## design.v

```verilog
module uart_rx #(
    parameter CLOCKS_PER_PULSE = 4 ,  
              BITS_PER_WORD = 8,  
              W_OUT = 24  
) (
    input clk,rst_n,rx,
    output reg m_valid,
    output reg [W_OUT-1:0] m_data 
);
    localparam  IDLE    = 2'b00, 
                START   = 2'b01, 
                DATA    = 2'b10, 
                STOP    = 2'b11;
  	reg [1:0] state; 
    localparam NUM_WORDS = W_OUT / BITS_PER_WORD;
    reg[$clog2(CLOCKS_PER_PULSE)-1:0] c_clocks;
    reg[$clog2(BITS_PER_WORD)-1:0] c_bits;
    reg[$clog2(NUM_WORDS)-1:0] c_words;
    always @(posedge clk or negedge rst_n) begin
        if (!rst_n) begin
            {c_words,c_bits,c_clocks,m_valid,m_data} <= 1'b0;
            state <= IDLE;
        end else begin
            m_valid <= 0;
            case(state)
                IDLE: if(rx == 0)
                    state <= START;
                START: if(c_clocks == CLOCKS_PER_PULSE/2 - 1) begin
                        c_clocks <= 0;
                        state <= DATA;
                    end else begin
                        c_clocks <= c_clocks + 1;
                    end
              DATA:   if(c_clocks == CLOCKS_PER_PULSE-1)begin
                            c_clocks <= 0;
                            m_data <= {rx, m_data[W_OUT-1:1]};  
                            if(c_bits == BITS_PER_WORD-1) begin
                                c_bits <= 0;
                                state <= STOP;  
                                if(c_words == NUM_WORDS - 1) begin
                                    m_valid <= 1;  
                                    c_words <= 0;  
                                end else c_words <= c_words + 1;  
                            end else c_bits <= c_bits + 1;  
                        end else c_clocks <= c_clocks + 1;  
                STOP: if(c_clocks == CLOCKS_PER_PULSE - 1) begin
                        c_clocks <= 0;
                        state <= IDLE;  
                    end else c_clocks <= c_clocks + 1;
            endcase
        end
    end        
endmodule
module pwm_9ch #(
    parameter RESOLUTION = 16
)(
    input  wire                 clk,
    input  wire                 rst_n,
    input  wire [RESOLUTION-1:0] duty0,
    input  wire [RESOLUTION-1:0] duty1,
    input  wire [RESOLUTION-1:0] duty2,
    input  wire [RESOLUTION-1:0] duty3,
    input  wire [RESOLUTION-1:0] duty4,
    input  wire [RESOLUTION-1:0] duty5,
    input  wire [RESOLUTION-1:0] duty6,
    input  wire [RESOLUTION-1:0] duty7,
    input  wire [RESOLUTION-1:0] duty8,
    output reg  [8:0]           pwm_out
);
    reg [RESOLUTION-1:0] counter;
    always @(posedge clk or negedge rst_n) begin
        if (!rst_n)
            counter <= {RESOLUTION{1'b0}};
        else
            counter <= counter + 1;
    end
    always @(posedge clk or negedge rst_n) begin
        if (!rst_n) begin
            pwm_out <= 9'b0;
        end else begin
            pwm_out[0] <= (counter < duty0);
            pwm_out[1] <= (counter < duty1);
            pwm_out[2] <= (counter < duty2);
            pwm_out[3] <= (counter < duty3);
            pwm_out[4] <= (counter < duty4);
            pwm_out[5] <= (counter < duty5);
            pwm_out[6] <= (counter < duty6);
            pwm_out[7] <= (counter < duty7);
            pwm_out[8] <= (counter < duty8);
        end
    end
endmodule
module sev_seg_decorder(
    input [3:0] digit,
    output reg [6:0] seg
);
    always @(*)begin
        case(digit)
           4'd0: seg  = 7'b1000000;  
            4'd1: seg  = 7'b1111001;  
            4'd2: seg  = 7'b0100100;  
            4'd3: seg  = 7'b0110000;  
            4'd4: seg  = 7'b0011001;  
            4'd5: seg  = 7'b0010010;  
            4'd6: seg  = 7'b0000010;  
            4'd7: seg  = 7'b1111000;  
            4'd8: seg  = 7'b0000000;  
            4'd9: seg  = 7'b0010000;  
            4'd10: seg = 7'b0001000;  
            4'd11: seg = 7'b0000011;  
            4'd12: seg = 7'b1000110;  
            4'd13: seg = 7'b0100001;  
            4'd14: seg = 7'b0000110;  
            4'd15: seg = 7'b0001110;  
            default: seg = 7'b0111111;  
        endcase 
        end
endmodule
module uart_pwm_data_store #(
    parameter WIDTH = 16,
    parameter CHANNELS = 9
)(
    input  wire              clk,
    input  wire              rst_n,
    input  wire              rx_valid,
    input  wire [WIDTH-1:0]  rx_data,
    output reg  [3:0]        pkt_count,
    output reg [WIDTH-1:0] duty0,
    output reg [WIDTH-1:0] duty1,
    output reg [WIDTH-1:0] duty2,
    output reg [WIDTH-1:0] duty3,
    output reg [WIDTH-1:0] duty4,
    output reg [WIDTH-1:0] duty5,
    output reg [WIDTH-1:0] duty6,
    output reg [WIDTH-1:0] duty7,
    output reg [WIDTH-1:0] duty8
);
    reg [WIDTH-1:0] duty_reg [0:CHANNELS-1];
    integer k;
    always @(posedge clk or negedge rst_n) begin
        if (!rst_n) begin
            pkt_count <= 4'd0;
            for (k = 0; k < CHANNELS; k = k + 1)
                duty_reg[k] <= {WIDTH{1'b0}};
            duty0 <= 0; duty1 <= 0; duty2 <= 0;
            duty3 <= 0; duty4 <= 0; duty5 <= 0;
            duty6 <= 0; duty7 <= 0; duty8 <= 0;
        end else if (rx_valid) begin
            duty_reg[pkt_count] <= rx_data;
            duty0 <= duty_reg[0];
            duty1 <= duty_reg[1];
            duty2 <= duty_reg[2];
            duty3 <= duty_reg[3];
            duty4 <= duty_reg[4];
            duty5 <= duty_reg[5];
            duty6 <= duty_reg[6];
            duty7 <= duty_reg[7];
            duty8 <= duty_reg[8];
            if (pkt_count == CHANNELS-1)
                pkt_count <= 4'd0;
            else
                pkt_count <= pkt_count + 1;
        end
    end
endmodule
module uart_pwm_top (
    input  wire        clk,         
    input  wire        rst_n,       
    input  wire        uart_rx,     
    output wire [8:0]  pwm_out,     
    output wire [6:0] seg0,
    output wire [6:0] seg1,
    output wire [6:0] seg2,
    output wire [6:0] seg3,
    output wire [3:0] pkt_count
);
    wire        rx_valid;
    wire [15:0] rx_data;
    uart_rx #(.CLOCKS_PER_PULSE(434),  
              .BITS_PER_WORD(8), 
              .W_OUT(16) 
    ) uart_rx_inst (
        .clk(clk),
        .rst_n(rst_n),
        .rx(uart_rx),
        .m_data(rx_data),
        .m_valid(rx_valid)
    );
    wire [15:0] duty0, duty1, duty2, duty3, duty4, duty5, duty6, duty7, duty8;
    uart_pwm_data_store #(
        .WIDTH(16),
        .CHANNELS(9)
    ) data_store_inst (
        .clk(clk),
        .rst_n(rst_n),
        .rx_valid(rx_valid),
        .rx_data(rx_data),
        .pkt_count(pkt_count),
        .duty0(duty0), .duty1(duty1), .duty2(duty2),
        .duty3(duty3), .duty4(duty4), .duty5(duty5),
        .duty6(duty6), .duty7(duty7), .duty8(duty8)
    );
    pwm_9ch #(
        .RESOLUTION(16)
    ) pwm_inst (
        .clk(clk),
        .rst_n(rst_n),
        .duty0(duty0),
        .duty1(duty1),
        .duty2(duty2),
        .duty3(duty3),
        .duty4(duty4),
        .duty5(duty5),
        .duty6(duty6),
        .duty7(duty7),
        .duty8(duty8),
        .pwm_out(pwm_out)
    );
    wire [3:0] digit0 = rx_data[3:0];     
    wire [3:0] digit1 = rx_data[7:4];
    wire [3:0] digit2 = rx_data[11:8];
    wire [3:0] digit3 = rx_data[15:12];   
    sev_seg_decorder seg_inst0 (.digit(digit0), .seg(seg0));
    sev_seg_decorder seg_inst1 (.digit(digit1), .seg(seg1));
    sev_seg_decorder seg_inst2 (.digit(digit2), .seg(seg2));
    sev_seg_decorder seg_inst3 (.digit(digit3), .seg(seg3));
endmodule
```

## run.sh

```bash
#!/bin/bash
# the make line also repeats each setting of config.mk as NAME=value (left out here)
make -C /OpenROAD-flow-scripts/flow DESIGN_CONFIG=/design/flow/config.mk WORK_HOME=/design/flow/orfs CLKGATE_MAP_FILE= finish
```

## config.mk

```make
export PLATFORM = sky130hd
export DESIGN_NAME = uart_pwm_top
export DESIGN_NICKNAME = uart_pwm_top
export VERILOG_FILES = /design/flow/design.v
export SDC_FILE = /design/flow/constraint.sdc
export NUM_CORES = 4
export LEC_CHECK = 0
export CAP_MARGIN = 20
export CORE_MARGIN = 2
export CORE_UTILIZATION = 58
export SLEW_MARGIN = 20
```

## constraint.sdc

```tcl
create_clock -name core_clock -period 14.4 [get_ports {clk}]
set_input_delay 2.8800 -clock core_clock [delete_from_list [all_inputs] [get_ports {clk}]]
set_output_delay 2.8800 -clock core_clock [all_outputs]
set_load 0.01 [all_outputs]
```

==> results of run 1 <==
metal layers:
| metal | global-route usage (%) | routed length, um | vias up |
|---|---|---|---|
| met2 | 44.5 | 19400 | 170 |
| met3 | 3.60 | 1470 | 70 |
| met1 | 37.1 | 18400 | 5763 |
| met4 | 7.62 | 1040 | 2 |
| li1 | - | - | 5556 |
| met5 | 0 | 16 | - |
final cells by class:
type / count / area, sq um
diodes: 1 / 2.50
clock buffers: 59 / 1110
clock inverters: 8 / 97.6
fillers: 2486 / 10300
inverters: 181 / 679
multi-input cells: 1009 / 7630
flip-flops and latches: 351 / 8790
well taps: 390 / 488
repair buffers: 55 / 551
through the flow:
step / std cells / util [%] / hold WS [ns] / setup WS (ns) / instance area [sq um]
6_report: 2054 / 65.3 / 0.473 / 8.59 / 19300
5_1_grt: 2053 / 65.3 / 0.490 / 8.51 / 19300
4_1_cts: 2053 / 65.3 / 0.476 / 8.62 / 19300
3_5_place_dp: 1986 / 61.2 / 0.465 / 9.04 / 18100
3_3_place_gp: 1986 / 61.2 / 0.454 / 9.07 / 18100
2_1_floorplan: 1615 / - / 0.438 / 10.22 / 17500
==> impl_metrics.json, run 1 <==
{
  "async_flop_share_pct": 100,
  "ys_sh_aoi_pct": 10.6,
  "grt_usage_pct": 26.8,
  "cts_tree": "built",
  "overflow": 0,
  "comb_power_w": 0.0000200,
  "largest_area_cell": "dfrtp_1",
  "drv_slew": 0,
  "ys_sh_simple_pct": 9.07,
  "power_leader": "registers",
  "yosysChipArea_sq_mm": 0.0175,
  "core_area_sq_mm": 0.0296,
  "crit_family": "buffers and inverters",
  "r2r-start": "pwm_inst.counter[1]",
  "hold_path_startpoint": "data_store_inst.duty_reg[2][3]",
  "p_switching_w": 0.000407,
  "postCtsSetupRepairBufs": 0,
  "fa_ha_area_share_pct": 12.1,
  "seq_power_share_pct": 50.3,
  "yosys-top-cells-count": "350 x dfrtp_1, 191 x nand2_1, 187 x o21ai_0",
  "critical_path.most_common_cell": "inv_1",
  "reg2reg_slack_ns": 11.61,
  "wl_per_cell_um": 19.6,
  "fmaxAchievable_mhz": 172,
  "cap_violations": 0,
  "worst-path-buf-inv": 3,
  "postCtsResizedCells": 0,
  "row_count": 63,
  "power_density_mw_per_mm2": 101,
  "cts_buffers": 38,
  "crit_arrival_ns": 2.93,
  "setup_violations": 0,
  "min_period_over_period_pct": 40.4,
  "min_period_ns": 5.81,
  "worstPathMaxFanout": 14,
  "slew_headroom_pct": 29.0,
  "cts_hold_buf": 0,
  "yosysUniqueCellTypes": 53,
  "numSynthFlops": 351,
  "grt_pass1_wl_um": 64500,
  "ant_nets": 0,
  "yosysWarnings": 5,
  "crit_start": "uart_rx_inst.m_data[8]",
  "drt_first_pass_iters": 4,
  "dp_hpwl_um": 26300,
  "numClockSinks": 351,
  "vias": 11561,
  "endpoint": "seg2[3]",
  "slowest_delay_ns": 0.70,
  "syn_area_sq_mm": 0.0175,
  "warning_count": 62,
  "rsz0062_at_grt": "no",
  "hold_class": "reg2reg",
  "clock_latency_ns": 0.52,
  "die-width_um": 178,
  "gp_congestion": 0.850,
  "p_comb_share_pct": 1.0,
  "fin_nets": 1808,
  "cts_buffer_depth": 3,
  "synth_nets": 1787,
  "cp_num_cells": 5,
  "cellLeakagePower_nw": 9.36,
  "cp-end-kind": "primary output",
  "drc": 0,
  "critPathKind": "reg2out",
  "antenna_found_initial": 1,
  "routed_via_density": 5.63,
  "p_int_w": 0.00155,
  "routed_wl_um": 40300,
  "clock_tree.root_cell": "clkbuf_16",
  "hold_viol": 0,
  "crit_slowest_cell": "dfrtp_1",
  "htreeDepth": 2,
  "fin_skew_ns": 0.0180,
  "die_area_sq_mm": 0.0315,
  "tns_ns": 0,
  "min_to": "data_store_inst.duty2[3]",
  "vdd_drop_max_uv": 94.4,
  "hold_depth": 2,
  "timing.rr.end": "pwm_inst.pwm_out[0]",
  "drt_iter0_markers": 652,
  "mux_area_share_pct": 10.8,
  "io_pins": 44,
  "p_clk_w": 0.000955,
  "synthTopCellsByArea": "dfrtp_1 50%, ha_1 12%, mux2_2 7.0%",
  "xor_share_pct": 1.10,
  "rr_worst_depth": 4,
  "die_h_um": 178,
  "grt_pass1_vias": 11557,
  "ys_cells": 1615,
  "yosysTopAreaCellShare_pct": 50.2,
  "top_logic_kind": "adder cells",
  "sw_frac_of_total_pct": 20.7,
  "syn_inst": 1615,
  "path_clk_slew_ns": 0.06,
  "ys_seq_share_pct": 50.3,
  "power_w": 0.00196,
  "grt_max_degree": 229,
  "port_buffers": 43,
  "seq-power_w": 0.000986,
  "synthFlopType": "dfrtp_1",
  "status": "finished clean",
  "clkPwrFrac_pct": 48.7,
  "worstMarginPinSlew_ns": 1.05,
  "crit_path_start_kind": "register",
  "worstPathRequired_ns": 11.52,
  "synth.avg_cell_area_sq_um": 10.8,
  "fp_util_pct": 58.9,
  "crit_chain": "inv_1 -> ha_1 -> inv_1 -> mux4_2 -> clkdlybuf4s50_1",
  "areaGrowthSynthToFinish_pct": 10.8,
  "synth_dominant_cell_count": "dfrtp_1",
  "edf_count": 0
}
==> run 2: changes to the inputs <==
ABC_AREA = 0   (was not set)
CAP_MARGIN = 5   (was 20)
CELL_PAD_IN_SITES_DETAIL_PLACEMENT = 2   (was not set)
CELL_PAD_IN_SITES_GLOBAL_PLACEMENT = 2   (was not set)
CORE_ASPECT_RATIO = 0.7   (was not set)
CORE_UTILIZATION = 16   (was 58)
CTS_CLUSTER_DIAMETER = 64   (was not set)
CTS_CLUSTER_SIZE = 18   (was not set)
GPL_TIMING_DRIVEN = 1   (was not set)
MAX_ROUTING_LAYER = met4   (was not set)
PLACE_DENSITY = 0.78   (was not set)
TNS_END_PERCENT = 60   (was not set)
clock period = 6.82 ns   (was 14.4 ns; I/O delays follow)
==> impl_metrics.json, run 2 <==
{
  "seq-power_w": 0.00208,
  "synth.avg_cell_area_sq_um": 10.8,
  "cap_violations": 0,
  "crit_family": "buffers and inverters",
  "routed_via_density": 3.88,
  "ys_cells": 1615,
  "yosysChipArea_sq_mm": 0.0175,
  "p_switching_w": 0.000801,
  "numSynthFlops": 351,
  "warning_count": 57,
  "worst-path-buf-inv": 2,
  "clkPwrFrac_pct": 41.0,
  "finalNonFillerCells": 3072,
  "largest_area_cell": "dfrtp_1",
  "postCtsResizedCells": 0,
  "die_area_sq_mm": 0.112,
  "setup_violations": 0,
  "worstPathMaxFanout": 13,
  "drv_slew": 0,
  "p_clk_w": 0.00148,
  "cts_buffer_depth": 3,
  "min_period_over_period_pct": 64.0,
  "numClockSinks": 351,
  "yosysTopAreaCellShare_pct": 50.2,
  "syn_area_sq_mm": 0.0175,
  "die_h_um": 280,
  "vdd_drop_max_uv": 147,
  "edf_count": 0,
  "rsz0062_at_grt": "no",
  "overflow": 0,
  "dp.cells": 3041,
  "cts_buffers": 24,
  "worstMarginPinSlew_ns": 1.12,
  "fin_nets": 1797,
  "crit_slowest_cell": "dfrtp_1",
  "power_w": 0.00360,
  "die-width_um": 399,
  "dp_hpwl_um": 35100,
  "rr_worst_depth": 4,
  "fmaxAchievable_mhz": 229,
  "areaGrowthSynthToFinish_pct": 15.7,
  "vias": 11932,
  "diodes": 0,
  "xor_share_pct": 1.10,
  "postCtsSetupRepairBufs": 0,
  "antenna_found_initial": 2,
  "drc": 0,
  "worstPathRequired_ns": 5.46,
  "ys_sh_aoi_pct": 10.6,
  "ys_seq_share_pct": 50.3,
  "slowest_delay_ns": 0.86,
  "fa_ha_area_share_pct": 12.1,
  "clock_latency_ns": 0.57,
  "crit_arrival_ns": 3.00,
  "sw_frac_of_total_pct": 22.3,
  "p_int_w": 0.00280,
  "top_logic_kind": "adder cells",
  "crit_path_start_kind": "register",
  "min_period_ns": 4.36,
  "cellLeakagePower_nw": 9.13,
  "r2r-start": "uart_rx_inst.m_valid",
  "fin_skew_ns": 0.0331,
  "htreeDepth": 1,
  "fin_area_sq_mm": 0.0202,
  "mux_area_share_pct": 10.8,
  "yosys-top-cells-count": "350 x dfrtp_1, 191 x nand2_1, 187 x o21ai_0",
  "io_pins": 44,
  "comb_power_w": 0.0000460,
  "gp_congestion": 0.746,
  "endpoint": "seg2[0]",
  "power_density_mw_per_mm2": 178,
  "hold_path_startpoint": "uart_rx_inst.c_words",
  "p_comb_share_pct": 1.3,
  "yosysWarnings": 5,
  "grt_usage_pct": 9.58,
  "reg2reg_slack_ns": 3.92,
  "hold_depth": 1,
  "grt_max_degree": 113,
  "port_buffers": 43,
  "path_clk_slew_ns": 0.08,
  "core_area_sq_mm": 0.108,
  "grt_pass1_wl_um": 81600,
  "grt_pass1_vias": 13485,
  "ys_sh_simple_pct": 9.07,
  "cp-end-kind": "primary output",
  "row_count": 101,
  "yosysUniqueCellTypes": 53,
  "placed_cell_area_sq_mm": 0.0195,
  "status": "finished clean",
  "clock_tree.root_cell": "clkbuf_16",
  "routed_wl_um": 51200,
  "crit_start": "uart_rx_inst.m_data[10]",
  "slew_headroom_pct": 24.4,
  "synth_dominant_cell_count": "dfrtp_1",
  "min_to": "uart_rx_inst.c_words",
  "async_flop_share_pct": 100,
  "wl_per_cell_um": 16.7,
  "synthFlopType": "dfrtp_1",
  "synth_nets": 1787,
  "crit_chain": "clkinv_1 -> o31ai_1 -> clkdlybuf4s50_1",
  "cts_tree": "built",
  "syn_inst": 1615,
  "cp_num_cells": 3,
  "cts_hold_buf": 0,
  "ant_nets": 0,
  "hold_viol": 0,
  "tns_ns": 0,
  "timing.rr.end": "data_store_inst.duty4[9]",
  "critPathKind": "reg2out",
  "drt_first_pass_iters": 4,
  "seq_power_share_pct": 57.7,
  "fp_util_pct": 16.1,
  "power_leader": "registers",
  "drt_iter0_markers": 629,
  "synthTopCellsByArea": "dfrtp_1 50%, ha_1 12%, mux2_2 7.0%",
  "hold_class": "reg2reg"
}
[run 2: routing by layer]
metal | up-vias | track usage [%] | part of all wire (%)
li1 | 5481 | - | -
met1 | 6261 | 13.4 | 50
met2 | 130 | 14.6 | 44
met3 | 60 | 1.49 | 4.1
met4 | 0 | 2.00 | 1.8
met5 | - | - | 0
[run 2: area by class of cell]
type | instances | area (sq um)
Fill cell | 12160 | 88100
Sequential cell | 351 | 8790
Multi-Input combinational cell | 1009 | 7650
Tap cell | 1442 | 1800
Inverter | 181 | 679
Clock buffer | 25 | 604
Timing Repair Buffer | 58 | 573
Clock inverter | 6 | 103
[run 2: stage by stage]
step	hold WS, ns	setup slack (ns)	util [%]
3_5_place_dp	0.461	3.05	18.0
5_1_grt	0.518	2.32	18.7
2_1_floorplan	0.438	4.16	-
3_3_place_gp	0.456	3.24	18.0
4_1_cts	0.480	2.42	18.7
6_report	0.478	2.46	18.7
==> run 3: changes to the inputs <==
ABC_AREA = 1   (was 0)
CAP_MARGIN = 20   (was 5)
CELL_PAD_IN_SITES_DETAIL_PLACEMENT = not set   (was 2)
CELL_PAD_IN_SITES_GLOBAL_PLACEMENT = not set   (was 2)
CORE_ASPECT_RATIO = not set   (was 0.7)
CORE_UTILIZATION = 72   (was 16)
CTS_CLUSTER_DIAMETER = 198   (was 64)
CTS_CLUSTER_SIZE = 14   (was 18)
GPL_ROUTABILITY_DRIVEN = 0   (was not set)
GPL_TIMING_DRIVEN = not set   (was 1)
MAX_ROUTING_LAYER = not set   (was met4)
PLACE_DENSITY = not set   (was 0.78)
PLACE_DENSITY_LB_ADDON = 0.16   (was not set)
SETUP_SLACK_MARGIN = 1.12   (was not set)
TNS_END_PERCENT = not set   (was 60)
clock period = 3.79 ns   (was 6.82 ns; I/O delays follow)
==> impl_metrics.json, run 3 <==
{
  "status": "finished clean",
  "seq-power_w": 0.00374,
  "ys_seq_share_pct": 50.9,
  "synth_nets": 2156,
  "worstMarginPinSlew_ns": 1.09,
  "routed_wl_um": 43100,
  "async_flop_share_pct": 100,
  "numClockSinks": 351,
  "slew_headroom_pct": 27.5,
  "rr_worst_depth": 5,
  "fin_skew_ns": 0.0182,
  "cts_buffer_depth": 3,
  "port_buffers": 43,
  "areaGrowthSynthToFinish_pct": 10.7,
  "critical_path.most_common_cell": "nand2_1",
  "p_clk_w": 0.00268,
  "drv_slew": 0,
  "syn_area_sq_mm": 0.0173,
  "hold_class": "in2async",
  "rsz0062_at_grt": "yes",
  "ant_nets": 0,
  "p_comb_share_pct": 1.3,
  "cellLeakagePower_nw": 9.28,
  "slowest_delay_ns": 0.38,
  "grt_max_degree": 124,
  "grt_pass1_wl_um": 68600,
  "dp_hpwl_um": 25600,
  "clock_latency_ns": 0.57,
  "crit_start": "uart_rx_inst.m_data[9]",
  "cp-end-kind": "primary output",
  "worst-path-buf-inv": 2,
  "clkPwrFrac_pct": 41.2,
  "warning_count": 55,
  "crit_path_start_kind": "register",
  "timing.rr.end": "data_store_inst.duty_reg[8][5]",
  "seq_power_share_pct": 57.6,
  "dp.cells": 2271,
  "hold_viol": 0,
  "fin_ws_ns": 1.02,
  "crit_family": "buffers and inverters",
  "ys_cells": 1984,
  "post-place-ws_ns": 1.02,
  "htreeDepth": 1,
  "yosysChipArea_sq_mm": 0.0173,
  "grt_pass1_vias": 13645,
  "worstPathRequired_ns": 3.03,
  "die_area_sq_mm": 0.0252,
  "cts_hold_buf": 0,
  "yosysTopAreaCellShare_pct": 50.8,
  "crit_arrival_ns": 2.02,
  "tns_ns": 0,
  "synth_dominant_cell_count": "nand2_1",
  "synthFlopType": "dfrtp_1",
  "vdd_drop_max_uv": 463,
  "r2r-start": "uart_rx_inst.m_valid",
  "endpoint": "seg2[0]",
  "grt_usage_pct": 33.5,
  "die-width_um": 159,
  "min_period_ns": 2.77,
  "crit_chain": "clkinvlp_4 -> ha_2 -> nand2_1 -> o21ai_0 -> o21ai_1 -> nand2_1 -> clkdlybuf4s15_2",
  "row_count": 56,
  "path_clk_slew_ns": 0.07,
  "drt_iter0_markers": 1271,
  "yosysUniqueCellTypes": 27,
  "drc": 0,
  "edf_count": 0,
  "vias": 13949,
  "comb_power_w": 0.0000818,
  "worstPathMaxFanout": 5,
  "fa_ha_area_share_pct": 12.3,
  "ys_sh_simple_pct": 16.1,
  "antenna_found_initial": 0,
  "mux_area_share_pct": 0,
  "overflow": 0,
  "routed_via_density": 5.94,
  "critPathKind": "reg2out",
  "diodes": 0,
  "fp_util_pct": 73.5,
  "power_w": 0.00651,
  "numSynthFlops": 351,
  "yosysWarnings": 5,
  "setup_violations": 0,
  "wl_per_cell_um": 18.3,
  "p_switching_w": 0.00139,
  "top_logic_kind": "simple AND/OR/NAND/NOR gates",
  "fmaxAchievable_mhz": 361,
  "ys_sh_aoi_pct": 12.5,
  "largest_area_cell": "dfrtp_1",
  "die_h_um": 159,
  "xor_share_pct": 0.812,
  "cts_tree": "built",
  "crit_slowest_cell": "dfrtp_2",
  "cap_violations": 0,
  "synth.avg_cell_area_sq_um": 8.70,
  "power_leader": "registers",
  "min_period_over_period_pct": 73.2,
  "synthTopCellsByArea": "dfrtp_1 51%, nand2_1 12%, ha_1 12%",
  "power_density_mw_per_mm2": 341,
  "reg2reg_slack_ns": 1.35,
  "clock_tree.root_cell": "clkbuf_16",
  "syn_inst": 1984,
  "core_area_sq_mm": 0.0235,
  "yosys-top-cells-count": "572 x nand2_1, 350 x dfrtp_1, 320 x o21ai_0",
  "p_int_w": 0.00512,
  "finalNonFillerCells": 2350,
  "drt_first_pass_iters": 5,
  "fin_nets": 2201,
  "io_pins": 44,
  "cts_buffers": 29,
  "sw_frac_of_total_pct": 21.4,
  "cp_num_cells": 7
}
run 3: area by class of cell:
type	instances	area [sq um]
clock buffers	31	733
clock inverters	2	25.0
fillers	1434	4370
inverters	231	927
multi-input cells	1315	7400
flip-flops and latches	351	8810
well taps	319	399
repair buffers	101	816
run 3: stage by stage:
step | area (sq um) | utilization, % | hold slack [ns]
after floorplan | 17300 | - | 0.442
after global placement | 17800 | 75.9 | 0.454
after detailed placement | 17800 | 75.9 | 0.459
after CTS | 18900 | 80.6 | 0.218
after global routing | 19100 | 81.4 | 0.240
final | 19100 | 81.4 | 0.183
run 3: per-layer routing:
layer,wire (um),track usage [%]
met2,21000,56.3
met3,3120,4.39
met4,1420,11.0
met5,0,0
met1,17600,45.6
run 3: what timing repair did:
action,CTS,global route
pin swaps,5,16
resized,123,71
buffers inserted,38,8
endpoints found under the setup margin,28,28
==> run 4: changes to the inputs <==
CTS_CLUSTER_DIAMETER = not set   (was 198)
GPL_ROUTABILITY_DRIVEN = not set   (was 0)
HOLD_SLACK_MARGIN = 0.08   (was not set)
PLACE_DENSITY_LB_ADDON = 0.24   (was 0.16)
SETUP_SLACK_MARGIN = 4.62   (was 1.12)
clock period = 17.8 ns   (was 3.79 ns; I/O delays follow)
==> impl_metrics.json, run 4 <==
{
  "status": "finished clean",
  "hold_path_startpoint": "data_store_inst.duty_reg[4][0]",
  "overflow": 0,
  "routed_wl_um": 42800,
  "worstPathRequired_ns": 14.24,
  "syn_area_sq_mm": 0.0173,
  "wl_per_cell_um": 18.3,
  "diodes": 0,
  "crit_start": "uart_rx_inst.m_data[5]",
  "largest_area_cell": "dfrtp_1",
  "synth.avg_cell_area_sq_um": 8.70,
  "numSynthFlops": 351,
  "drt_iter0_markers": 1380,
  "power_leader": "registers",
  "top_logic_kind": "simple AND/OR/NAND/NOR gates",
  "ys_sh_aoi_pct": 12.5,
  "drc": 0,
  "synth_nets": 2156,
  "mux_area_share_pct": 0,
  "crit_path_start_kind": "register",
  "cp_num_cells": 7,
  "clock_latency_ns": 0.52,
  "hold_viol": 0,
  "antenna_found_initial": 0,
  "crit_slowest_cell": "clkdlybuf4s50_1",
  "die-width_um": 159,
  "fmaxAchievable_mhz": 163,
  "p_comb_share_pct": 1.0,
  "postCtsResizedCells": 0,
  "cts_tree": "built",
  "cp-end-kind": "primary output",
  "cellLeakagePower_nw": 9.27,
  "sw_frac_of_total_pct": 20.3,
  "synthTopCellsByArea": "dfrtp_1 51%, nand2_1 12%, ha_1 12%",
  "cts_buffer_depth": 3,
  "rr_worst_depth": 2,
  "fin_nets": 2164,
  "min_period_over_period_pct": 34.5,
  "grt_usage_pct": 34.7,
  "p_int_w": 0.00127,
  "gp_congestion": 0.884,
  "hold_depth": 2,
  "async_flop_share_pct": 100,
  "row_count": 56,
  "min_period_ns": 6.15,
  "yosysUniqueCellTypes": 27,
  "r2r-start": "uart_rx_inst.m_valid",
  "yosysWarnings": 5,
  "seq_power_share_pct": 50.1,
  "dp_hpwl_um": 26800,
  "seq-power_w": 0.000798,
  "numClockSinks": 351,
  "port_buffers": 43,
  "die_h_um": 159,
  "die_area_sq_mm": 0.0252,
  "yosysChipArea_sq_mm": 0.0173,
  "cts_buffers": 37,
  "fin_skew_ns": 0.0134,
  "yosys-top-cells-count": "572 x nand2_1, 350 x dfrtp_1, 320 x o21ai_0",
  "grt_pass1_wl_um": 69900,
  "clkPwrFrac_pct": 48.9,
  "routed_via_density": 5.92,
  "final_core_util_pct": 81.0,
  "reg2reg_slack_ns": 15.29,
  "ys_sh_simple_pct": 16.1,
  "slew_headroom_pct": 29.2,
  "vias": 13814,
  "crit_chain": "inv_1 -> ha_1 -> inv_1 -> o21ai_0 -> o21ai_0 -> nand2_1 -> clkdlybuf4s50_1",
  "clock_tree.root_cell": "clkbuf_16",
  "crit_arrival_ns": 2.59,
  "ant_nets": 0,
  "ys_cells": 1984,
  "ys_seq_share_pct": 50.9,
  "fp_util_pct": 73.5,
  "slowest_delay_ns": 0.53,
  "crit_family": "buffers and inverters",
  "fa_ha_area_share_pct": 12.3,
  "tns_ns": 0,
  "endpoint": "seg1[0]",
  "areaGrowthSynthToFinish_pct": 10.2,
  "comb_power_w": 0.0000162,
  "p_clk_w": 0.000780,
  "io_pins": 44,
  "warning_count": 55,
  "min_to": "data_store_inst.duty4[0]",
  "htreeDepth": 2,
  "rsz0062_at_grt": "no",
  "path_clk_slew_ns": 0.06,
  "cts_hold_buf": 0,
  "hold_class": "reg2reg",
  "power_w": 0.00159,
  "xor_share_pct": 0.812,
  "grt_pass1_vias": 13721,
  "hold-worst-slack_ns": 0.475,
  "cap_violations": 0,
  "critPathKind": "reg2out",
  "drv_slew": 0,
  "yosysTopAreaCellShare_pct": 50.8,
  "synth_dominant_cell_count": "nand2_1",
  "vdd_drop_max_uv": 65.7,
  "grt_max_degree": 178,
  "postCtsSetupRepairBufs": 0,
  "timing.rr.end": "data_store_inst.duty1[14]",
  "core_area_sq_mm": 0.0235,
  "edf_count": 0,
  "power_density_mw_per_mm2": 83.8,
  "synthFlopType": "dfrtp_1",
  "setup_violations": 0,
  "worstPathMaxFanout": 14,
  "syn_inst": 1984,
  "drt_first_pass_iters": 6,
  "worstMarginPinSlew_ns": 1.06,
  "worst-path-buf-inv": 3,
  "p_switching_w": 0.000324
}
[run 4: final cells by class]
cell class / count / area [sq um]
Multi-Input combinational cell: 1315 / 7190
Sequential cell: 351 / 8790
Clock buffer: 49 / 1040
Timing Repair Buffer: 56 / 549
Tap cell: 319 / 399
Inverter: 231 / 867
Clock inverter: 14 / 185
Fill cell: 1400 / 4450
[run 4: metrics by stage]
stage / instances / cell area, sq um / setup slack, ns
after floorplan: 1984 / 17300 / 12.81
after global placement: 2272 / 17800 / 12.31
after detailed placement: 2272 / 17800 / 12.21
after CTS: 2335 / 19000 / 11.67
after global routing: 2335 / 19000 / 11.48
final: 2335 / 19000 / 11.65
[run 4: layer usage]
metal / vias up / track usage, % / wire (um)
li1: 6364 / - / -
met1: 6623 / 47.4 / 16800
met2: 681 / 54.3 / 19700
met3: 146 / 7.21 / 4390
met4: 0 / 15.4 / 1880
met5: - / 0 / 0
==> run 5: changes to the inputs <==
ABC_AREA = not set   (was 1)
CTS_CLUSTER_SIZE = 72   (was 14)
SETUP_SLACK_MARGIN = -0.89   (was 4.62)
TNS_END_PERCENT = 5   (was not set)
clock period = 11.2 ns   (was 17.8 ns; I/O delays follow)
==> impl_metrics.json, run 5 <==
{
  "yosysWarnings": 5,
  "grt_pass1_wl_um": 66700,
  "power_leader": "the clock network",
  "htreeDepth": 2,
  "logic_area_sq_mm": 0.00763,
  "crit_family": "buffers and inverters",
  "drv_slew": 0,
  "fa_ha_area_share_pct": 12.1,
  "comb_power_w": 0.0000255,
  "gp_congestion": 0.849,
  "yosysUniqueCellTypes": 53,
  "routed_wl_um": 41200,
  "postCtsSetupRepairBufs": 0,
  "areaGrowthSynthToFinish_pct": 10.7,
  "hold_path_startpoint": "data_store_inst.duty_reg[7][3]",
  "fmaxAchievable_mhz": 198,
  "numClockSinks": 351,
  "rsz0062_at_grt": "no",
  "worst-path-buf-inv": 3,
  "p_switching_w": 0.000530,
  "synthFlopType": "dfrtp_1",
  "yosysTopAreaCellShare_pct": 50.2,
  "mux_area_share_pct": 10.8,
  "routed_via_density": 6.20,
  "ys_sh_simple_pct": 9.07,
  "grt_pass1_vias": 12704,
  "sw_frac_of_total_pct": 20.3,
  "fp_util_pct": 73.9,
  "hold_viol": 0,
  "critical_path.most_common_cell": "inv_1",
  "vias": 12269,
  "warning_count": 55,
  "crit_arrival_ns": 2.81,
  "seq-power_w": 0.00127,
  "edf_count": 0,
  "synth_dominant_cell_count": "dfrtp_1",
  "p_clk_w": 0.00131,
  "endpoint": "seg1[3]",
  "hold_depth": 2,
  "drt_iter0_markers": 1021,
  "die_h_um": 160,
  "min_period_over_period_pct": 45.1,
  "reg2reg_slack_ns": 8.37,
  "worstPathRequired_ns": 8.96,
  "fin_area_sq_mm": 0.0193,
  "cts_tree": "built",
  "drc": 0,
  "port_buffers": 43,
  "cap_violations": 0,
  "ys_sh_aoi_pct": 10.6,
  "status": "finished clean",
  "async_flop_share_pct": 100,
  "ant_nets": 0,
  "slew_headroom_pct": 19.2,
  "syn_inst": 1615,
  "cp_num_cells": 5,
  "fin_skew_ns": 0.0204,
  "grt_usage_pct": 33.1,
  "tns_ns": 0,
  "clock_tree.root_cell": "clkbuf_16",
  "min_to": "data_store_inst.duty7[3]",
  "grt_max_degree": 169,
  "numSynthFlops": 351,
  "worstPathMaxFanout": 14,
  "crit_chain": "inv_1 -> ha_1 -> inv_1 -> mux4_2 -> clkdlybuf4s50_1",
  "ys_seq_share_pct": 50.3,
  "hold-worst-slack_ns": 0.481,
  "rr_worst_depth": 4,
  "worstMarginPinSlew_ns": 1.21,
  "syn_area_sq_mm": 0.0175,
  "critPathKind": "reg2out",
  "overflow": 0,
  "ff_latch_area_sq_mm": 0.00879,
  "crit_slowest_cell": "dfrtp_1",
  "fin_nets": 1803,
  "io_pins": 44,
  "row_count": 56,
  "min_period_ns": 5.05,
  "die-width_um": 160,
  "fillers": 1341,
  "clkPwrFrac_pct": 50.4,
  "ys_cells": 1615,
  "crit_start": "uart_rx_inst.m_data[4]",
  "synthTopCellsByArea": "dfrtp_1 50%, ha_1 12%, mux2_2 7.0%",
  "cts_buffers": 37,
  "setup_violations": 0,
  "cp-end-kind": "primary output",
  "synth_nets": 1787,
  "fin_ws_ns": 6.15,
  "cts_hold_buf": 0,
  "power_density_mw_per_mm2": 135,
  "path_clk_slew_ns": 0.06,
  "placed_cell_area_sq_mm": 0.0180,
  "xor_share_pct": 1.10,
  "r2r-start": "uart_rx_inst.m_valid",
  "drt_first_pass_iters": 5,
  "diodes": 0,
  "postCtsResizedCells": 0,
  "vdd_drop_max_uv": 131,
  "dp_hpwl_um": 25600,
  "wl_per_cell_um": 20.8,
  "cellLeakagePower_nw": 9.39,
  "synth.avg_cell_area_sq_um": 10.8,
  "top_logic_kind": "adder cells",
  "yosysChipArea_sq_mm": 0.0175,
  "yosys-top-cells-count": "350 x dfrtp_1, 191 x nand2_1, 187 x o21ai_0",
  "hold_class": "reg2reg",
  "die_area_sq_mm": 0.0255,
  "largest_area_cell": "dfrtp_1",
  "cts_buffer_depth": 3,
  "p_int_w": 0.00208,
  "post-place-ws_ns": 6.75,
  "seq_power_share_pct": 48.6,
  "timing.rr.end": "data_store_inst.duty_reg[2][14]",
  "antenna_found_initial": 0,
  "clock_latency_ns": 0.53,
  "slowest_delay_ns": 0.69,
  "p_comb_share_pct": 1.0,
  "crit_path_start_kind": "register",
  "core_area_sq_mm": 0.0236
}
[run 5: per-layer routing]
layer / global-route usage [%] / routed length, um / up-vias
li1: - / - / 5545
met1: 45.8 / 17100 / 6088
met2: 52.4 / 19400 / 515
met3: 6.23 / 3150 / 121
met4: 13.4 / 1570 / 0
met5: 0 / 0 / -
[run 5: layout make-up]
cell class / instances / area share (%)
Sequential cell: 351 / 45.5
Multi-Input combinational cell: 1009 / 39.5
Clock buffer: 54 / 5.76
Inverter: 181 / 3.52
Timing Repair Buffer: 51 / 2.63
Tap cell: 319 / 2.07
Clock inverter: 14 / 1.07
[run 5: per-stage QoR]
step	std cells	total power, W	util [%]
6_report	1979	0.00261	81.8
5_1_grt	1979	0.00267	81.8
4_1_cts	1979	0.00262	81.8
3_5_place_dp	1911	0.00132	76.2
3_3_place_gp	1911	0.00132	76.2
2_1_floorplan	1615	0.00129	-
==> run 6: changes to the inputs <==
CAP_MARGIN = 15   (was 20)
CORE_ASPECT_RATIO = 0.66   (was not set)
CORE_UTILIZATION = 40   (was 72)
CTS_CLUSTER_DIAMETER = 173   (was not set)
CTS_CLUSTER_SIZE = 29   (was 72)
GPL_ROUTABILITY_DRIVEN = 0   (was not set)
HOLD_SLACK_MARGIN = not set   (was 0.08)
MAX_ROUTING_LAYER = met4   (was not set)
PLACE_DENSITY_LB_ADDON = not set   (was 0.24)
SETUP_SLACK_MARGIN = -0.53   (was -0.89)
TNS_END_PERCENT = 10   (was 5)
clock period = 20.0 ns   (was 11.2 ns; I/O delays follow)
==> impl_metrics.json, run 6 <==
{
  "cap_violations": 0,
  "ys_sh_simple_pct": 9.07,
  "slew_headroom_pct": 20.7,
  "wl_per_cell_um": 18.3,
  "rsz0062_at_grt": "no",
  "crit_path_start_kind": "register",
  "critical_path.most_common_cell": "inv_1",
  "vias": 11357,
  "p_int_w": 0.000871,
  "critPathKind": "reg2out",
  "cts_buffer_depth": 3,
  "worstPathRequired_ns": 16.00,
  "core_area_sq_mm": 0.0433,
  "clock_tree.root_cell": "clkbuf_16",
  "routed_wl_um": 40200,
  "cellLeakagePower_nw": 8.98,
  "areaGrowthSynthToFinish_pct": 7.88,
  "crit_family": "buffers and inverters",
  "yosysChipArea_sq_mm": 0.0175,
  "clock_latency_ns": 0.54,
  "vdd_drop_max_uv": 47.0,
  "ys_sh_aoi_pct": 10.6,
  "hold_viol": 0,
  "warning_count": 59,
  "yosysWarnings": 5,
  "synthFlopType": "dfrtp_1",
  "fin_nets": 1784,
  "path_clk_slew_ns": 0.11,
  "fa_ha_area_share_pct": 12.1,
  "power_leader": "registers",
  "r2r-start": "pwm_inst.counter[1]",
  "setup_violations": 0,
  "numClockSinks": 351,
  "synth_dominant_cell_count": "dfrtp_1",
  "port_buffers": 43,
  "post-place-ws_ns": 13.30,
  "hold_path_startpoint": "data_store_inst.duty_reg[2][3]",
  "synth.avg_cell_area_sq_um": 10.8,
  "tns_ns": 0,
  "min_period_over_period_pct": 34.4,
  "mux_area_share_pct": 10.8,
  "endpoint": "seg3[3]",
  "cp_num_cells": 5,
  "fin_area_sq_mm": 0.0188,
  "worstPathMaxFanout": 15,
  "drv_slew": 0,
  "antenna_found_initial": 1,
  "postCtsResizedCells": 0,
  "die_area_sq_mm": 0.0454,
  "ys_seq_share_pct": 50.3,
  "top_logic_kind": "adder cells",
  "die_h_um": 174,
  "crit_slowest_cell": "dfrtp_1",
  "hold_class": "reg2reg",
  "grt_max_degree": 151,
  "fillers": 4075,
  "min_period_ns": 6.88,
  "hold_depth": 2,
  "cts_tree": "built",
  "largest_area_cell": "dfrtp_1",
  "numSynthFlops": 351,
  "yosysTopAreaCellShare_pct": 50.2,
  "cts_buffers": 16,
  "async_flop_share_pct": 100,
  "drt_iter0_markers": 854,
  "row_count": 62,
  "edf_count": 0,
  "synthTopCellsByArea": "dfrtp_1 50%, ha_1 12%, mux2_2 7.0%",
  "fin_ws_ns": 13.12,
  "die-width_um": 261,
  "hold-worst-slack_ns": 0.483,
  "crit_start": "uart_rx_inst.m_data[13]",
  "p_comb_share_pct": 1.3,
  "min_to": "data_store_inst.duty2[3]",
  "grt_usage_pct": 18.7,
  "postCtsSetupRepairBufs": 0,
  "p_clk_w": 0.000390,
  "p_switching_w": 0.000243,
  "fmaxAchievable_mhz": 145,
  "dp_hpwl_um": 27300,
  "grt_pass1_wl_um": 64200,
  "grt_pass1_vias": 11069,
  "ant_nets": 0,
  "htreeDepth": 1,
  "timing.rr.end": "pwm_inst.pwm_out[7]",
  "xor_share_pct": 1.10,
  "synth_nets": 1787,
  "seq-power_w": 0.000709,
  "overflow": 0,
  "syn_area_sq_mm": 0.0175,
  "fin_skew_ns": 0.0363,
  "cts_hold_buf": 0,
  "drt_first_pass_iters": 4,
  "rr_worst_depth": 4,
  "yosysUniqueCellTypes": 53,
  "worst-path-buf-inv": 3,
  "seq_power_share_pct": 63.7,
  "diodes": 0,
  "reg2reg_slack_ns": 17.14,
  "worstMarginPinSlew_ns": 1.19,
  "slowest_delay_ns": 0.75,
  "placed_cell_area_sq_mm": 0.0183,
  "ys_cells": 1615,
  "status": "finished clean",
  "cp-end-kind": "primary output",
  "fp_util_pct": 40.3,
  "sw_frac_of_total_pct": 21.8,
  "routed_via_density": 5.18,
  "yosys-top-cells-count": "350 x dfrtp_1, 191 x nand2_1, 187 x o21ai_0",
  "io_pins": 44,
  "final_core_util_pct": 43.5,
  "comb_power_w": 0.0000146,
  "crit_chain": "inv_1 -> ha_1 -> inv_1 -> mux4_2 -> clkdlybuf4s50_1",
  "syn_inst": 1615,
  "drc": 0,
  "power_density_mw_per_mm2": 59.1,
  "crit_arrival_ns": 2.88,
  "clkPwrFrac_pct": 35.0
}
[run 6: routing by layer]
| metal | part of all wire (%) | wire, um | vias to the layer above | global-route usage (%) |
|---|---|---|---|---|
| li1 | - | - | 5467 | - |
| met4 | 1.3 | 520 | 0 | 2.77 |
| met3 | 3.5 | 1410 | 36 | 2.53 |
| met2 | 43 | 17300 | 151 | 26.8 |
| met5 | 0 | 0 | - | - |
| met1 | 52 | 20900 | 5703 | 28.4 |
[run 6: per-stage QoR]
step,power (W),instances
CTS,0.00113,2192
global placement,0.000739,2169
floorplan,0.000723,1615
detailed placement,0.000739,2169
finish,0.00111,2193
global route,0.00115,2193
[run 6: layout make-up]
type	count	area, sq um	share of cell area, %
timing repair buffer	53	534	2.84
clock inverter	1	30.0	0.159
tap	576	721	3.83
inverter	181	679	3.61
sequential	351	8790	46.7
multi-input combinational	1009	7640	40.6
clock buffer	22	444	2.36
==> run 7: changes to the inputs <==
ABC_AREA = 0   (was not set)
CAP_MARGIN = 5   (was 15)
CELL_PAD_IN_SITES_GLOBAL_PLACEMENT = 2   (was not set)
CORE_ASPECT_RATIO = 0.7   (was 0.66)
CORE_MARGIN = 8   (was 2)
CORE_UTILIZATION = 16   (was 40)
CTS_CLUSTER_DIAMETER = 64   (was 173)
CTS_CLUSTER_SIZE = 97   (was 29)
GPL_ROUTABILITY_DRIVEN = not set   (was 0)
GPL_TIMING_DRIVEN = 0   (was not set)
HOLD_SLACK_MARGIN = 0.08   (was not set)
MAX_ROUTING_LAYER = met5   (was met4)
PLACE_DENSITY = 0.78   (was not set)
SETUP_SLACK_MARGIN = not set   (was -0.53)
TNS_END_PERCENT = 60   (was 10)
clock period = 6.82 ns   (was 20.0 ns; I/O delays follow)
==> impl_metrics.json, run 7 <==
{
  "cts_buffer_depth": 3,
  "numSynthFlops": 351,
  "yosysChipArea_sq_mm": 0.0175,
  "p_switching_w": 0.000852,
  "synthTopCellsByArea": "dfrtp_1 50%, ha_1 12%, mux2_2 7.0%",
  "ys_seq_share_pct": 50.3,
  "worst-path-buf-inv": 3,
  "r2r-start": "pwm_inst.counter[1]",
  "fin_ws_ns": 2.61,
  "worstPathRequired_ns": 5.46,
  "drt_iter0_markers": 570,
  "die_h_um": 292,
  "p_int_w": 0.00273,
  "drt_first_pass_iters": 6,
  "setup_violations": 0,
  "mux_area_share_pct": 10.8,
  "io_pins": 44,
  "syn_area_sq_mm": 0.0175,
  "endpoint": "seg2[0]",
  "p_comb_share_pct": 1.4,
  "hold_class": "reg2reg",
  "path_clk_slew_ns": 0.11,
  "areaGrowthSynthToFinish_pct": 17.6,
  "p_clk_w": 0.00145,
  "sw_frac_of_total_pct": 23.8,
  "fp_util_pct": 16.1,
  "min_period_ns": 4.21,
  "synth_dominant_cell_count": "dfrtp_1",
  "drv_slew": 0,
  "core_area_sq_mm": 0.108,
  "drc": 0,
  "fmaxAchievable_mhz": 238,
  "min_to": "data_store_inst.duty3[1]",
  "seq_power_share_pct": 58.0,
  "syn_inst": 1615,
  "cap_violations": 0,
  "largest_area_cell": "dfrtp_1",
  "routed_wl_um": 47600,
  "crit_chain": "clkbuf_1 -> clkbuf_1 -> nor2_1 -> o31ai_1 -> clkdlybuf4s50_1",
  "dp.cells": 3104,
  "top_logic_kind": "adder cells",
  "wl_per_cell_um": 15.2,
  "status": "finished clean",
  "cp_num_cells": 5,
  "gp_congestion": 0.777,
  "xor_share_pct": 1.10,
  "routed_via_density": 3.72,
  "grt_usage_pct": 7.90,
  "finalNonFillerCells": 3142,
  "async_flop_share_pct": 100,
  "crit_family": "buffers and inverters",
  "antenna_found_initial": 0,
  "synth_nets": 1787,
  "ys_sh_aoi_pct": 10.6,
  "vias": 11691,
  "cts_hold_buf": 0,
  "cellLeakagePower_nw": 9.27,
  "cts_tree": "built",
  "postCtsResizedCells": 0,
  "fin_skew_ns": 0.0291,
  "dp_hpwl_um": 33300,
  "clkPwrFrac_pct": 40.6,
  "clock_tree.root_cell": "clkbuf_16",
  "row_count": 101,
  "grt_pass1_vias": 11713,
  "grt_max_degree": 94,
  "slew_headroom_pct": 29.7,
  "rsz0062_at_grt": "no",
  "warning_count": 51,
  "cp-end-kind": "primary output",
  "crit_start": "uart_rx_inst.m_data[11]",
  "clock_latency_ns": 0.56,
  "power_w": 0.00358,
  "critPathKind": "reg2out",
  "timing.rr.end": "pwm_inst.pwm_out[8]",
  "grt_pass1_wl_um": 74400,
  "port_buffers": 43,
  "ys_sh_simple_pct": 9.07,
  "rr_worst_depth": 4,
  "power_density_mw_per_mm2": 174,
  "ys_cells": 1615,
  "htreeDepth": 1,
  "fin_nets": 1856,
  "worstPathMaxFanout": 10,
  "yosysUniqueCellTypes": 53,
  "hold_viol": 0,
  "postCtsSetupRepairBufs": 0,
  "die_area_sq_mm": 0.120,
  "numClockSinks": 351,
  "slowest_delay_ns": 0.68,
  "edf_count": 0,
  "crit_arrival_ns": 2.84,
  "ant_nets": 0,
  "post-place-ws_ns": 3.16,
  "yosys-top-cells-count": "350 x dfrtp_1, 191 x nand2_1, 187 x o21ai_0",
  "vdd_drop_max_uv": 169,
  "cts_buffers": 20,
  "hold_depth": 2,
  "synthFlopType": "dfrtp_1",
  "synth.avg_cell_area_sq_um": 10.8,
  "overflow": 0,
  "yosysTopAreaCellShare_pct": 50.2,
  "worstMarginPinSlew_ns": 1.06,
  "hold_path_startpoint": "data_store_inst.duty_reg[3][1]",
  "min_period_over_period_pct": 61.7,
  "seq-power_w": 0.00208,
  "yosysWarnings": 5,
  "fa_ha_area_share_pct": 12.1,
  "comb_power_w": 0.0000497,
  "power_leader": "registers",
  "critical_path.most_common_cell": "clkbuf_1",
  "crit_slowest_cell": "clkbuf_1",
  "crit_path_start_kind": "register",
  "die-width_um": 411,
  "reg2reg_slack_ns": 4.19
}
==> run 7: routing by layer <==
metal  part of all wire [%]  vias to the layer above  global-route usage [%]
li1                       -                     5621                       -
met3                    3.7                       31                    1.10
met4                    1.3                        0                    1.16
met2                     41                      147                    11.6
met1                     54                     5892                    12.3
met5                      0                        -                       0
==> run 7: cell type report <==
cell class              instances  area [sq um]
diodes                          2          5.00
plain buffers                  74           370
clock buffers                  24           567
clock inverters                12           154
fillers                     11848         87800
inverters                     181           679
multi-input cells            1009          7630
flip-flops and latches        351          8780
well taps                    1442          1800
repair buffers                 47           546
==> run 7: metrics by stage <==
| step | area, sq um | utilization, % | hold WS (ns) | TNS, ns |
|---|---|---|---|---|
| after floorplan | 17500 | - | 0.438 | 0 |
| after global placement | 19700 | 18.2 | 0.455 | -4069.49 |
| after detailed placement | 19800 | 18.3 | 0.460 | 0 |
| after CTS | 20500 | 19.0 | 0.476 | 0 |
| after global routing | 20500 | 19.0 | 0.495 | 0 |
| final | 20500 | 19.0 | 0.475 | 0 |
==> run 8: changes to the inputs <==
ABC_AREA = not set   (was 0)
CAP_MARGIN = 25   (was 5)
CELL_PAD_IN_SITES_GLOBAL_PLACEMENT = not set   (was 2)
CORE_ASPECT_RATIO = not set   (was 0.7)
CORE_MARGIN = 6   (was 8)
CORE_UTILIZATION = 70   (was 16)
CTS_CLUSTER_DIAMETER = 259   (was 64)
CTS_CLUSTER_SIZE = not set   (was 97)
GPL_TIMING_DRIVEN = 1   (was 0)
HOLD_SLACK_MARGIN = not set   (was 0.08)
MAX_ROUTING_LAYER = met4   (was met5)
PLACE_DENSITY = not set   (was 0.78)
PLACE_DENSITY_LB_ADDON = 0.11   (was not set)
TNS_END_PERCENT = not set   (was 60)
clock period = 5.01 ns   (was 6.82 ns; I/O delays follow)
==> impl_metrics.json, run 8 <==
{
  "status": "finished clean",
  "cellLeakagePower_nw": 9.32,
  "cap_violations": 0,
  "syn_inst": 1615,
  "grt_pass1_wl_um": 63800,
  "p_comb_share_pct": 1.1,
  "r2r-start": "uart_rx_inst.m_valid",
  "fa_ha_area_share_pct": 12.1,
  "power_density_mw_per_mm2": 288,
  "seq-power_w": 0.00283,
  "p_int_w": 0.00439,
  "cp_num_cells": 5,
  "min_to": "data_store_inst.duty8[3]",
  "drt_iter0_markers": 937,
  "p_switching_w": 0.00114,
  "p_clk_w": 0.00264,
  "drv_slew": 0,
  "crit_slowest_cell": "dfrtp_1",
  "sw_frac_of_total_pct": 20.6,
  "hold_class": "reg2reg",
  "min_period_over_period_pct": 75.8,
  "core_area_sq_mm": 0.0244,
  "cts_buffer_depth": 3,
  "yosys-top-cells-count": "350 x dfrtp_1, 191 x nand2_1, 187 x o21ai_0",
  "synth_nets": 1787,
  "clock_latency_ns": 0.51,
  "cp-end-kind": "primary output",
  "tns_ns": 0,
  "clkPwrFrac_pct": 47.7,
  "seq_power_share_pct": 51.2,
  "vdd_drop_max_uv": 247,
  "mux_area_share_pct": 10.8,
  "htreeDepth": 2,
  "worst-path-buf-inv": 3,
  "gp_congestion": 0.865,
  "crit_family": "buffers and inverters",
  "critical_path.most_common_cell": "inv_1",
  "placed_cell_area_sq_mm": 0.0180,
  "yosysUniqueCellTypes": 53,
  "fmaxAchievable_mhz": 263,
  "grt_max_degree": 213,
  "power_w": 0.00553,
  "fin_area_sq_mm": 0.0192,
  "postCtsSetupRepairBufs": 0,
  "dp_hpwl_um": 25400,
  "grt_usage_pct": 28.6,
  "crit_arrival_ns": 2.79,
  "antenna_found_initial": 1,
  "largest_area_cell": "dfrtp_1",
  "yosysWarnings": 5,
  "postCtsResizedCells": 0,
  "areaGrowthSynthToFinish_pct": 9.98,
  "ys_seq_share_pct": 50.3,
  "crit_start": "uart_rx_inst.m_data[13]",
  "cts_hold_buf": 0,
  "power_leader": "registers",
  "port_buffers": 43,
  "worstPathRequired_ns": 4.01,
  "worstPathMaxFanout": 15,
  "min_period_ns": 3.80,
  "rsz0062_at_grt": "no",
  "path_clk_slew_ns": 0.06,
  "hold_viol": 0,
  "cts_buffers": 36,
  "overflow": 0,
  "endpoint": "seg3[3]",
  "crit_chain": "inv_1 -> ha_1 -> inv_1 -> mux4_2 -> clkdlybuf4s50_1",
  "yosysTopAreaCellShare_pct": 50.2,
  "cts_tree": "built",
  "ys_sh_aoi_pct": 10.6,
  "routed_via_density": 5.98,
  "row_count": 57,
  "setup_violations": 0,
  "synthFlopType": "dfrtp_1",
  "critPathKind": "reg2out",
  "xor_share_pct": 1.10,
  "die_area_sq_mm": 0.0289,
  "numClockSinks": 351,
  "ys_sh_simple_pct": 9.07,
  "yosysChipArea_sq_mm": 0.0175,
  "hold_path_startpoint": "data_store_inst.duty_reg[8][3]",
  "grt_pass1_vias": 12106,
  "warning_count": 57,
  "drt_first_pass_iters": 5,
  "worstMarginPinSlew_ns": 1.03,
  "hold_depth": 2,
  "clock_tree.root_cell": "clkbuf_16",
  "numSynthFlops": 351,
  "top_logic_kind": "adder cells",
  "synthTopCellsByArea": "dfrtp_1 50%, ha_1 12%, mux2_2 7.0%",
  "fp_util_pct": 71.6,
  "reg2reg_slack_ns": 2.30,
  "slowest_delay_ns": 0.71,
  "drc": 0,
  "rr_worst_depth": 4,
  "edf_count": 0,
  "synth_dominant_cell_count": "dfrtp_1",
  "die-width_um": 170,
  "slew_headroom_pct": 31.6,
  "ys_cells": 1615,
  "syn_area_sq_mm": 0.0175,
  "crit_path_start_kind": "register",
  "ant_nets": 0,
  "fin_skew_ns": 0.0112,
  "synth.avg_cell_area_sq_um": 10.8,
  "fin_nets": 1802,
  "routed_wl_um": 39100,
  "async_flop_share_pct": 100,
  "vias": 11830,
  "die_h_um": 170,
  "io_pins": 44,
  "fillers": 1560,
  "wl_per_cell_um": 19.8,
  "comb_power_w": 0.0000594,
  "timing.rr.end": "data_store_inst.duty_reg[3][7]"
}
## run 8: final cells by class
| cell class | instances | area [sq um] | share of cell area (%) |
|---|---|---|---|
| Antenna cell | 1 | 2.50 | 0.0130 |
| Timing Repair Buffer | 51 | 548 | 2.85 |
| Clock buffer | 46 | 990 | 5.15 |
| Multi-Input combinational cell | 1009 | 7630 | 39.7 |
| Inverter | 181 | 679 | 3.54 |
| Tap cell | 324 | 405 | 2.11 |
| Sequential cell | 351 | 8790 | 45.8 |
| Clock inverter | 15 | 160 | 0.834 |
## run 8: through the flow
stage                     setup slack [ns]  util, %  cells  hold slack, ns
after floorplan                       2.71        -   1615           0.438
after detailed placement              1.74     73.9   1914           0.465
after CTS                             1.18     78.6   1975           0.480
after global placement                1.82     73.9   1914           0.454
after global routing                  1.11     78.7   1978           0.493
final                                 1.21     78.7   1978           0.477
## run 8: per-layer routing
metal | GRT usage, % | share of wire [%]
met4 | 7.93 | 2.4
met2 | 44.0 | 47
met5 | - | 0
met1 | 40.4 | 45
met3 | 4.06 | 5.9
==> run 9: changes to the inputs <==
CAP_MARGIN = 20   (was 25)
CELL_PAD_IN_SITES_DETAIL_PLACEMENT = 1   (was not set)
CORE_MARGIN = 2   (was 6)
CORE_UTILIZATION = 19   (was 70)
CTS_CLUSTER_DIAMETER = not set   (was 259)
GPL_TIMING_DRIVEN = not set   (was 1)
MAX_ROUTING_LAYER = not set   (was met4)
PLACE_DENSITY_LB_ADDON = not set   (was 0.11)
SETUP_SLACK_MARGIN = 0.86   (was not set)
TNS_END_PERCENT = 75   (was not set)
clock period = 3.92 ns   (was 5.01 ns; I/O delays follow)
==> impl_metrics.json, run 9 <==
{
  "seq-power_w": 0.00362,
  "port_buffers": 43,
  "yosysWarnings": 5,
  "setup_violations": 0,
  "critPathKind": "reg2out",
  "die-width_um": 307,
  "mux_area_share_pct": 10.8,
  "crit_family": "buffers and inverters",
  "fa_ha_area_share_pct": 12.1,
  "areaGrowthSynthToFinish_pct": 18.5,
  "seq_power_share_pct": 50.1,
  "cts_tree": "built",
  "clock_tree.root_cell": "clkbuf_16",
  "cts_buffer_depth": 3,
  "largest_area_cell": "dfrtp_1",
  "power_density_mw_per_mm2": 349,
  "crit_chain": "buf_4 -> ha_2 -> nor2b_2 -> a22o_1 -> clkdlybuf4s50_1",
  "finalNonFillerCells": 2879,
  "min_period_ns": 2.99,
  "dp.cells": 2800,
  "crit_arrival_ns": 2.21,
  "hold_viol": 0,
  "synth_dominant_cell_count": "dfrtp_1",
  "yosysChipArea_sq_mm": 0.0175,
  "drt_first_pass_iters": 5,
  "synth.avg_cell_area_sq_um": 10.8,
  "synth_nets": 1787,
  "tns_ns": 0,
  "crit_slowest_cell": "clkdlybuf4s50_1",
  "cap_violations": 0,
  "fp_util_pct": 19.1,
  "hold-worst-slack_ns": 0.298,
  "routed_via_density": 4.11,
  "path_clk_slew_ns": 0.07,
  "grt_max_degree": 173,
  "overflow": 0,
  "status": "finished clean",
  "p_int_w": 0.00570,
  "rsz0062_at_grt": "yes",
  "clkPwrFrac_pct": 48.7,
  "xor_share_pct": 1.10,
  "warning_count": 55,
  "syn_inst": 1615,
  "worstPathRequired_ns": 3.14,
  "p_clk_w": 0.00352,
  "gp_congestion": 0.781,
  "ys_sh_aoi_pct": 10.6,
  "io_pins": 44,
  "fin_nets": 1839,
  "ys_sh_simple_pct": 9.07,
  "antenna_found_initial": 1,
  "cp-end-kind": "primary output",
  "ant_nets": 0,
  "slowest_delay_ns": 0.54,
  "synthTopCellsByArea": "dfrtp_1 50%, ha_1 12%, mux2_2 7.0%",
  "yosysUniqueCellTypes": 53,
  "worst-path-buf-inv": 2,
  "clock_latency_ns": 0.54,
  "drt_iter0_markers": 490,
  "rr_worst_depth": 4,
  "fin_skew_ns": 0.0277,
  "fmaxAchievable_mhz": 334,
  "r2r-start": "pwm_inst.counter[1]",
  "ys_cells": 1615,
  "slew_headroom_pct": 33.2,
  "cts_buffers": 34,
  "drv_slew": 0,
  "cellLeakagePower_nw": 9.66,
  "hold_class": "in2async",
  "endpoint": "seg3[2]",
  "numSynthFlops": 351,
  "worstPathMaxFanout": 13,
  "crit_path_start_kind": "register",
  "power_leader": "registers",
  "die_h_um": 307,
  "diodes": 0,
  "async_flop_share_pct": 100,
  "numClockSinks": 351,
  "vias": 11844,
  "worstMarginPinSlew_ns": 0.976,
  "cp_num_cells": 5,
  "core_area_sq_mm": 0.0914,
  "die_area_sq_mm": 0.0943,
  "p_comb_share_pct": 1.2,
  "sw_frac_of_total_pct": 21.1,
  "wl_per_cell_um": 15.9,
  "drc": 0,
  "yosysTopAreaCellShare_pct": 50.2,
  "reg2reg_slack_ns": 1.39,
  "grt_usage_pct": 9.75,
  "cts_hold_buf": 0,
  "yosys-top-cells-count": "350 x dfrtp_1, 191 x nand2_1, 187 x o21ai_0",
  "row_count": 111,
  "vdd_drop_max_uv": 429,
  "synthFlopType": "dfrtp_1",
  "syn_area_sq_mm": 0.0175,
  "htreeDepth": 2,
  "dp_hpwl_um": 30900,
  "ys_seq_share_pct": 50.3,
  "p_switching_w": 0.00153,
  "edf_count": 0,
  "top_logic_kind": "adder cells",
  "grt_pass1_wl_um": 73200,
  "min_period_over_period_pct": 76.3,
  "comb_power_w": 0.0000857,
  "timing.rr.end": "pwm_inst.pwm_out[0]",
  "final_core_util_pct": 22.6,
  "crit_start": "uart_rx_inst.m_data[12]",
  "grt_pass1_vias": 12684,
  "routed_wl_um": 45700
}
## run 9: what timing repair did
action	CTS	global route
endpoints found under the setup margin	28	18
pin swaps	0	0
buffers inserted	17	0
resized	35	17
hold endpoints to repair	0	0
## run 9: area by class of cell
class / instances / area, sq um
multi-input cells: 1009 / 7660
fillers: 10460 / 70700
inverters: 181 / 684
repair buffers: 90 / 863
clock inverters: 11 / 144
well taps: 1186 / 1480
clock buffers: 51 / 1050
flip-flops and latches: 351 / 8810
## run 9: per-stage QoR
stage | area, sq um | setup WS, ns | total power (W)
final | 20700 | 0.928 | 0.00723
after global routing | 20700 | 0.832 | 0.00743
after CTS | 20700 | 0.792 | 0.00731
after detailed placement | 19300 | 0.900 | 0.00378
after global placement | 19300 | 0.956 | 0.00378
after floorplan | 17500 | 1.84 | 0.00369
## run 9: per-layer routing
layer / GRT usage, % / vias up / wire length, um
met5: 0 / - / 0
met4: 2.84 / 0 / 1170
met3: 0.841 / 60 / 1030
met2: 16.8 / 134 / 22300
met1: 13.0 / 6043 / 21100
li1: - / 5607 / -
==> run 10: changes to the inputs <==
CELL_PAD_IN_SITES_DETAIL_PLACEMENT = not set   (was 1)
CORE_UTILIZATION = 70   (was 19)
PLACE_DENSITY_LB_ADDON = 0.0   (was not set)
SETUP_SLACK_MARGIN = not set   (was 0.86)
TNS_END_PERCENT = not set   (was 75)
clock period = 6.46 ns   (was 3.92 ns; I/O delays follow)
==> impl_metrics.json, run 10 <==
{
  "seq-power_w": 0.00220,
  "worst-path-buf-inv": 3,
  "synth_dominant_cell_count": "dfrtp_1",
  "yosys-top-cells-count": "350 x dfrtp_1, 191 x nand2_1, 187 x o21ai_0",
  "reg2reg_slack_ns": 3.65,
  "crit_path_start_kind": "register",
  "grt_max_degree": 145,
  "cp-end-kind": "primary output",
  "setup_violations": 0,
  "fin_skew_ns": 0.0157,
  "core_area_sq_mm": 0.0244,
  "status": "finished clean",
  "vdd_drop_max_uv": 240,
  "die-width_um": 162,
  "seq_power_share_pct": 49.4,
  "cts_buffers": 37,
  "slowest_delay_ns": 0.68,
  "synth.avg_cell_area_sq_um": 10.8,
  "p_int_w": 0.00356,
  "synthTopCellsByArea": "dfrtp_1 50%, ha_1 12%, mux2_2 7.0%",
  "ys_sh_aoi_pct": 10.6,
  "overflow": 0,
  "crit_arrival_ns": 2.86,
  "yosysWarnings": 5,
  "power_leader": "the clock network",
  "drc": 0,
  "dp_hpwl_um": 26100,
  "yosysTopAreaCellShare_pct": 50.2,
  "synthFlopType": "dfrtp_1",
  "port_buffers": 43,
  "comb_power_w": 0.0000450,
  "grt_pass1_wl_um": 64300,
  "yosysChipArea_sq_mm": 0.0175,
  "crit_start": "uart_rx_inst.m_data[8]",
  "largest_area_cell": "dfrtp_1",
  "xor_share_pct": 1.10,
  "path_clk_slew_ns": 0.06,
  "rr_worst_depth": 4,
  "async_flop_share_pct": 100,
  "drv_slew": 0,
  "grt_usage_pct": 31.5,
  "routed_via_density": 6.00,
  "vias": 11917,
  "crit_slowest_cell": "dfrtp_1",
  "cts_buffer_depth": 3,
  "logic_area_sq_mm": 0.00763,
  "numClockSinks": 351,
  "wl_per_cell_um": 19.9,
  "diodes": 0,
  "slew_headroom_pct": 25.7,
  "postCtsSetupRepairBufs": 0,
  "ff_latch_area_sq_mm": 0.00879,
  "fin_nets": 1806,
  "fmaxAchievable_mhz": 241,
  "syn_inst": 1615,
  "ys_sh_simple_pct": 9.07,
  "crit_family": "buffers and inverters",
  "min_period_over_period_pct": 64.3,
  "p_clk_w": 0.00221,
  "timing.rr.end": "pwm_inst.pwm_out[5]",
  "die_area_sq_mm": 0.0262,
  "clock_tree.root_cell": "clkbuf_16",
  "antenna_found_initial": 0,
  "critPathKind": "reg2out",
  "fin_ws_ns": 2.31,
  "r2r-start": "pwm_inst.counter[1]",
  "cts_tree": "built",
  "edf_count": 0,
  "synth_nets": 1787,
  "ys_seq_share_pct": 50.3,
  "hold_viol": 0,
  "syn_area_sq_mm": 0.0175,
  "rsz0062_at_grt": "no",
  "post-place-ws_ns": 2.90,
  "fa_ha_area_share_pct": 12.1,
  "gp_congestion": 0.810,
  "top_logic_kind": "adder cells",
  "clock_latency_ns": 0.52,
  "cap_violations": 0,
  "io_pins": 44,
  "numSynthFlops": 351,
  "sw_frac_of_total_pct": 20.2,
  "htreeDepth": 2,
  "row_count": 57,
  "mux_area_share_pct": 10.8,
  "worstPathRequired_ns": 5.17,
  "drt_first_pass_iters": 5,
  "min_period_ns": 4.15,
  "ys_cells": 1615,
  "worstPathMaxFanout": 14,
  "die_h_um": 162,
  "fp_util_pct": 71.6,
  "cp_num_cells": 5,
  "cellLeakagePower_nw": 9.40,
  "crit_chain": "inv_1 -> ha_1 -> inv_1 -> mux4_2 -> clkdlybuf4s50_1",
  "hold_class": "reg2reg",
  "tns_ns": 0,
  "warning_count": 59,
  "p_switching_w": 0.000899,
  "yosysUniqueCellTypes": 53,
  "p_comb_share_pct": 1.0,
  "grt_pass1_vias": 12093
}
run 10: metrics by stage:
| stage | cells | util [%] | area, sq um | hold WS (ns) | power (W) |
|---|---|---|---|---|---|
| 2_1_floorplan | 1615 | - | 17500 | 0.438 | 0.00224 |
| 5_1_grt | 1987 | 79.2 | 19300 | 0.487 | 0.00459 |
| 3_5_place_dp | 1919 | 74.0 | 18000 | 0.462 | 0.00229 |
| 4_1_cts | 1987 | 79.2 | 19300 | 0.477 | 0.00448 |
| 3_3_place_gp | 1919 | 74.0 | 18000 | 0.454 | 0.00229 |
| 6_report | 1987 | 79.2 | 19300 | 0.476 | 0.00445 |
run 10: per-layer routing:
metal	vias to the layer above	GRT usage (%)	part of all wire (%)
li1	5560	-	-
met1	5968	45.4	46
met2	313	49.2	46
met3	76	4.83	5.2
met4	0	11.2	3.2
met5	-	0	0
run 10: cell type report:
cell class | instances | share of cell area, %
Clock buffer | 50 | 5.47
Multi-Input combinational cell | 1009 | 39.5
Clock inverter | 18 | 1.15
Tap cell | 324 | 2.10
Sequential cell | 351 | 45.5
Inverter | 181 | 3.52
Timing Repair Buffer | 54 | 2.81
Power and IR drop assume default switching activity.
